==> inputs of job 2904 <==
Design FPU_top_level, start of the top module:
module FPU_top_level
(
 input 	       clk,
 input 	       nrst,
 input  [31:0] floating_point1,
 input  [31:0] floating_point2,
 input  [2:0]  frm,
 input  [6:0]  funct7,
 output [31:0] floating_point_out,
 output [4:0]  flags
 );
   reg [2:0]   frm2;
   reg [2:0]   frm3;
   reg [6:0]   funct7_2;
   reg [6:0]   funct7_3;
   localparam ADD = 7'b0100000;
   localparam MUL = 7'b0000010;
   reg 	       sign_shifted;
   reg [25:0]  frac_shifted;
   reg 	       sign_not_shifted;
   reg [25:0]  frac_not_shifted;
   reg [7:0]   exp_max;
   reg         mul_sign1;
   reg         mul_sign2;
   reg [7:0]   mul_exp1;
   reg [7:0]   mul_exp2;
   reg [25:0]  product;
   reg         mul_carry_out;
   reg [61:0]  step1_to_step2;
   reg [61:0]  nxt_step1_to_step2;
   reg        add_sign_out;
   reg [25:0] add_sum;
   reg 	      add_carry_out;
   reg [7:0]  add_exp_max;
   reg        mul_sign_out;
   reg [7:0]  sum_exp;
   reg        mul_ovf;
   reg        mul_unf;
   reg        inv;
   reg        inv2;
  ...
Settings: LEC_CHECK=0, ABC_AREA=1, CAP_MARGIN=0, CORE_ASPECT_RATIO=0.5, CORE_MARGIN=2, CORE_UTILIZATION=40, CTS_CLUSTER_DIAMETER=281, CTS_CLUSTER_SIZE=98, PLACE_DENSITY_LB_ADDON=0.04, SETUP_SLACK_MARGIN=-0.06, SLEW_MARGIN=0; clock period 10.0 ns.
run.sh (not shown) runs the stock make flow with config.mk's settings and CLKGATE_MAP_FILE=.
==> job 5903: changes against job 2904 <==
==> flow/config.mk (replaced) <==
export PLATFORM = sky130hd
export DESIGN_NAME = FPU_top_level
export DESIGN_NICKNAME = FPU_top_level
export VERILOG_FILES = /design/flow/design.v
export SDC_FILE = /design/flow/constraint.sdc
export NUM_CORES = 4
export LEC_CHECK = 0
export CAP_MARGIN = 20
export CORE_MARGIN = 2
export CORE_UTILIZATION = 56
export SETUP_SLACK_MARGIN = 1.53
export SLEW_MARGIN = 20
==> flow/constraint.sdc (replaced) <==
create_clock -name core_clock -period 5.18 [get_ports {clk}]
set_input_delay 1.0360 -clock core_clock [delete_from_list [all_inputs] [get_ports {clk}]]
set_output_delay 1.0360 -clock core_clock [all_outputs]
set_load 0.01 [all_outputs]
==> job 5142: changes against job 2904 <==
==> flow/config.mk (replaced) <==
export PLATFORM = sky130hd
export DESIGN_NAME = FPU_top_level
export DESIGN_NICKNAME = FPU_top_level
export VERILOG_FILES = /design/flow/design.v
export SDC_FILE = /design/flow/constraint.sdc
export NUM_CORES = 4
export LEC_CHECK = 0
export CAP_MARGIN = 20
export CORE_MARGIN = 2
export CORE_UTILIZATION = 72
export CTS_CLUSTER_DIAMETER = 331
export CTS_CLUSTER_SIZE = 98
export SLEW_MARGIN = 20
==> qor summary <==
                                                                        job 5142              job 5903    job 2904
Outcome                                         no timing/DRC/antenna violations       failed layout checks  no timing/DRC/antenna violations
Reasons for failing layout checks                                              -  negative setup slack           -
Proportion of netlist area held by the largest area contributor            0.291                 0.291       0.275
Met3 Resource Use GR                                                       0.183                 0.115      0.0406
Total number of multi-input combinational cells                            3,152                 3,152       3,896
Die Outline Area                                                      48,500 um2            62,100 um2  91,600 um2
Half-perimeter wire length after detailed placement                    92,900 um            103,000 um  120,000 um
Vias                                                                       33.8k                 37.5k       36.1k
Non-Filler Instances                                                       4,837                 5,842       6,669
Placement Setup Slack                                                  -0.139 ns              -3.34 ns    0.587 ns
Area occupied by multi-input gates                                    27,200 um2            30,400 um2  27,200 um2
Antenna Cells                                                                  1                     3           2
Share of final layout cell area taken by clock buffers and inverters      0.0161                0.0130      0.0166
Clk pwr share                                                              0.044                 0.030       0.043
Post-CTS setup buffers                                                         0                   187           0
Proportion of power drawn by combinational gates                           0.920                 0.947       0.926
Max Fanout on Critical Path                                                   14                     6          12

==> inputs of v34 <==
FPU_top_level again, from the RTL that the note above started with.
clock: 10.5 ns
lec_check: 0
cap_margin: 15
cell_pad_in_sites_global_placement: 1
core_aspect_ratio: 1.59
core_margin: 2
core_utilization: 47
cts_cluster_diameter: 224
cts_cluster_size: 43
gpl_routability_driven: 0
gpl_timing_driven: 0
max_routing_layer: met5
place_density: 0.67
slew_margin: 20
tns_end_percent: 60
==> inputs of v37, as changes to v34 <==
- CAP_MARGIN: 15 -> 10
- CTS_CLUSTER_DIAMETER: 224 -> 398
- GPL_ROUTABILITY_DRIVEN: 0 -> not set
- GPL_TIMING_DRIVEN: 0 -> not set
- HOLD_SLACK_MARGIN: not set -> -0.09
- MAX_ROUTING_LAYER: met5 -> met4
==> comparison <==
In die size, v34 and v37 do not differ.
First-iteration DRC count: v34 is higher than v37 (39%).
Combinational power: v34 is larger than v37 (about 8%).
In area after synthesis, v34 and v37 do not differ.

==> inputs of branch delta <==
FPU_top_level again, from the RTL that the note above started with.
clock: 7.32 ns
lec_check: 0
cap_margin: 10
core_margin: 2
core_utilization: 66
cts_cluster_diameter: 254
hold_slack_margin: -0.08
setup_slack_margin: -0.43
slew_margin: 20
tns_end_percent: 5
==> branch maple: changes against branch delta <==
==> flow/config.mk (replaced) <==
export PLATFORM = sky130hd
export DESIGN_NAME = FPU_top_level
export DESIGN_NICKNAME = FPU_top_level
export VERILOG_FILES = /design/flow/design.v
export SDC_FILE = /design/flow/constraint.sdc
export NUM_CORES = 4
export LEC_CHECK = 0
export CAP_MARGIN = 20
export CORE_MARGIN = 2
export CORE_UTILIZATION = 70
export CTS_CLUSTER_DIAMETER = 381
export CTS_CLUSTER_SIZE = 34
export SLEW_MARGIN = 20
export TNS_END_PERCENT = 5
==> flow/constraint.sdc (replaced) <==
create_clock -name core_clock -period 5.55 [get_ports {clk}]
set_input_delay 1.1100 -clock core_clock [delete_from_list [all_inputs] [get_ports {clk}]]
set_output_delay 1.1100 -clock core_clock [all_outputs]
set_load 0.01 [all_outputs]
==> flow_summary.json <==
{
  "gr-usage-met1": 0.779,
  "grt_use_met2": 0.918,
  "placed_cells": 5268,
  "chip_area_um2": 49900,
  "error_line": "[ERROR GRT-0232] Routing congestion too high. Check the congestion heatmap in the GUI.",
  "hpwl_um": 99000,
  "pre_cts_ws_ns": -2.95,
  "core-area_um2": 47600,
  "haltStage": "5_1_grt",
  "grtUsageMet3": 0.642,
  "grt_overflow": 54,
  "initCoreUtil": 0.707,
  "die_width_um": 223,
  "num_rows": 80,
  "post-cts-setup-buffer-count": 63,
  "grt_use_total": 0.770,
  "status": "aborted with a tool error"
}
The numbers above come from branch maple.

==> flow_summary.json <==
{
  "status": "complete, but fails checks",
  "so.violations": "negative setup slack",
  "setup-violations-final": 45,
  "placed_cells": 5067,
  "grt_overflow": 0,
  "timing.final.ws_setup_ns": -0.758,
  "core-area_um2": 50300,
  "post-cts-setup-buffer-count": 50,
  "die_width_um": 230,
  "chip_area_um2": 52800,
  "grt_use_met2": 0.741,
  "initCoreUtil": 0.670,
  "pre_cts_ws_ns": -1.53
}
The numbers above come from branch delta.


==> run Y: inputs <==
Starting RTL as in the previous note.
clock: 10.5 ns
lec_check: 0
cap_margin: 15
cell_pad_in_sites_global_placement: 1
core_aspect_ratio: 1.59
core_margin: 4
core_utilization: 47
cts_cluster_diameter: 224
cts_cluster_size: 43
gpl_routability_driven: 1
gpl_timing_driven: 1
hold_slack_margin: -0.03
max_routing_layer: met5
place_density: 0.67
slew_margin: 20
tns_end_percent: 60
==> run X (differences from run Y) <==
- CAP_MARGIN: 15 -> 20
- CELL_PAD_IN_SITES_GLOBAL_PLACEMENT: 1 -> unset
- CORE_ASPECT_RATIO: 1.59 -> unset
- CORE_MARGIN: 4 -> 2
- CORE_UTILIZATION: 47 -> 57
- CTS_CLUSTER_DIAMETER: 224 -> unset
- CTS_CLUSTER_SIZE: 43 -> unset
- GPL_ROUTABILITY_DRIVEN: 1 -> unset
- GPL_TIMING_DRIVEN: 1 -> unset
- HOLD_SLACK_MARGIN: -0.03 -> unset
- MAX_ROUTING_LAYER: met5 -> unset
- PLACE_DENSITY: 0.67 -> unset
- SETUP_SLACK_MARGIN: unset -> 1.29
- TNS_END_PERCENT: 60 -> unset
==> flow/constraint.sdc (replaced) <==
create_clock -name core_clock -period 9.5 [get_ports {clk}]
set_input_delay 1.9000 -clock core_clock [delete_from_list [all_inputs] [get_ports {clk}]]
set_output_delay 1.9000 -clock core_clock [all_outputs]
set_load 0.01 [all_outputs]
==> results <==
In run X the clock power is larger than in run Y, by about 16%. Between run Y and run X, the lower clock skew is in run X (gap 0.0016 ns). Against run Y, the setup slack of run X is higher by 0.54 ns. Between run Y and run X, the lower power is in run Y (gap about 26%, measured against run X). Between run X and run Y, the lower clock-buffer cell count is in run Y (gap 2).
==> figures <==
Result of the run: run Y complete, no violations; run X complete, no violations
Setup repair after global routing missed its margin: run Y false; run X true
Int Pwr: run Y 5.66 mW; run X 8.35 mW
Critical path buffer and inverter count: run Y 9; run X 7
Switching Fraction: run Y 56.3%; run X 52.3%
Via-per-instance ratio: run Y 6.18; run X 6.68
Stage-log warning count: run Y 35; run X 37
Worst hold path endpoint: run Y frm3[2]$_DFF_PN0_; run X frm3[0]$_DFF_PN0_
Diodes inserted: run Y 1; run X 2
Die Span X: run Y 220 um; run X 247 um
Non-filler cells in the finished layout: run Y 5,152; run X 5,125
Post-route worst hold slack: run Y 0.348 ns; run X 0.352 ns

==> raven <==
Starting RTL as in the previous note.
## FPU_top_level
module FPU_top_level
(
 input 	       clk,
 input 	       nrst,
 input  [31:0] floating_point1,
 input  [31:0] floating_point2,
 input  [2:0]  frm,
 input  [6:0]  funct7,
 output [31:0] floating_point_out,
 output [4:0]  flags
 );
clock: 8.52 ns
lec_check: 0
abc_area: 0
cap_margin: 20
cell_pad_in_sites_global_placement: 2
core_margin: 2
core_utilization: 71
cts_cluster_diameter: 197
cts_cluster_size: 12
gpl_timing_driven: 1
hold_slack_margin: 0.15
place_density_lb_addon: 0.2
slew_margin: 30
tns_end_percent: 60
==> xenon (differences from raven) <==
ABC_AREA = not set   (was 0)
CELL_PAD_IN_SITES_GLOBAL_PLACEMENT = not set   (was 2)
CORE_UTILIZATION = 64   (was 71)
CTS_CLUSTER_DIAMETER = not set   (was 197)
CTS_CLUSTER_SIZE = 97   (was 12)
GPL_TIMING_DRIVEN = not set   (was 1)
HOLD_SLACK_MARGIN = not set   (was 0.15)
PLACE_DENSITY_LB_ADDON = not set   (was 0.2)
SLEW_MARGIN = 20   (was 30)
TNS_END_PERCENT = not set   (was 60)
==> flow/constraint.sdc (replaced) <==
create_clock -name core_clock -period 6.55 [get_ports {clk}]
set_input_delay 1.3100 -clock core_clock [delete_from_list [all_inputs] [get_ports {clk}]]
set_output_delay 1.3100 -clock core_clock [all_outputs]
set_load 0.01 [all_outputs]
==> results.toml <==
# yosys + openroad results
[outcome]
status = "did not finish"
stop_stage = "3_1_place_gp_skip_io"
stop_error = "[ERROR FLW-0024] Place density exceeds 1.0 (current PLACE_DENSITY_LB_ADDON =  0.2). Please check if the value of  PLACE_DENSITY_LB_ADDON is between 0 and 0.99."

[floorplanning]
fp_util_pct = 72.17
die_y_um = 221.8
std_cell_rows = 79
chipWidth_um = 221.8
chipArea_um2 = 49180
core_area_um2 = 46650
Source of the figures above: raven

==> results.toml <==
# yosys + openroad results
[cts]
cts-root-buf = "clkbuf_16"

[floorplanning]
fp_util_pct = 64.46
core_area_um2 = 52240
chipArea_um2 = 54460
std_cell_rows = 84
die_y_um = 233.4

[outcome]
status = "did not finish"
stop_stage = "5_1_grt"

[yosys]
top_area_share_pct = 29.07
Source of the figures above: xenon

Power and IR drop assume default switching activity.
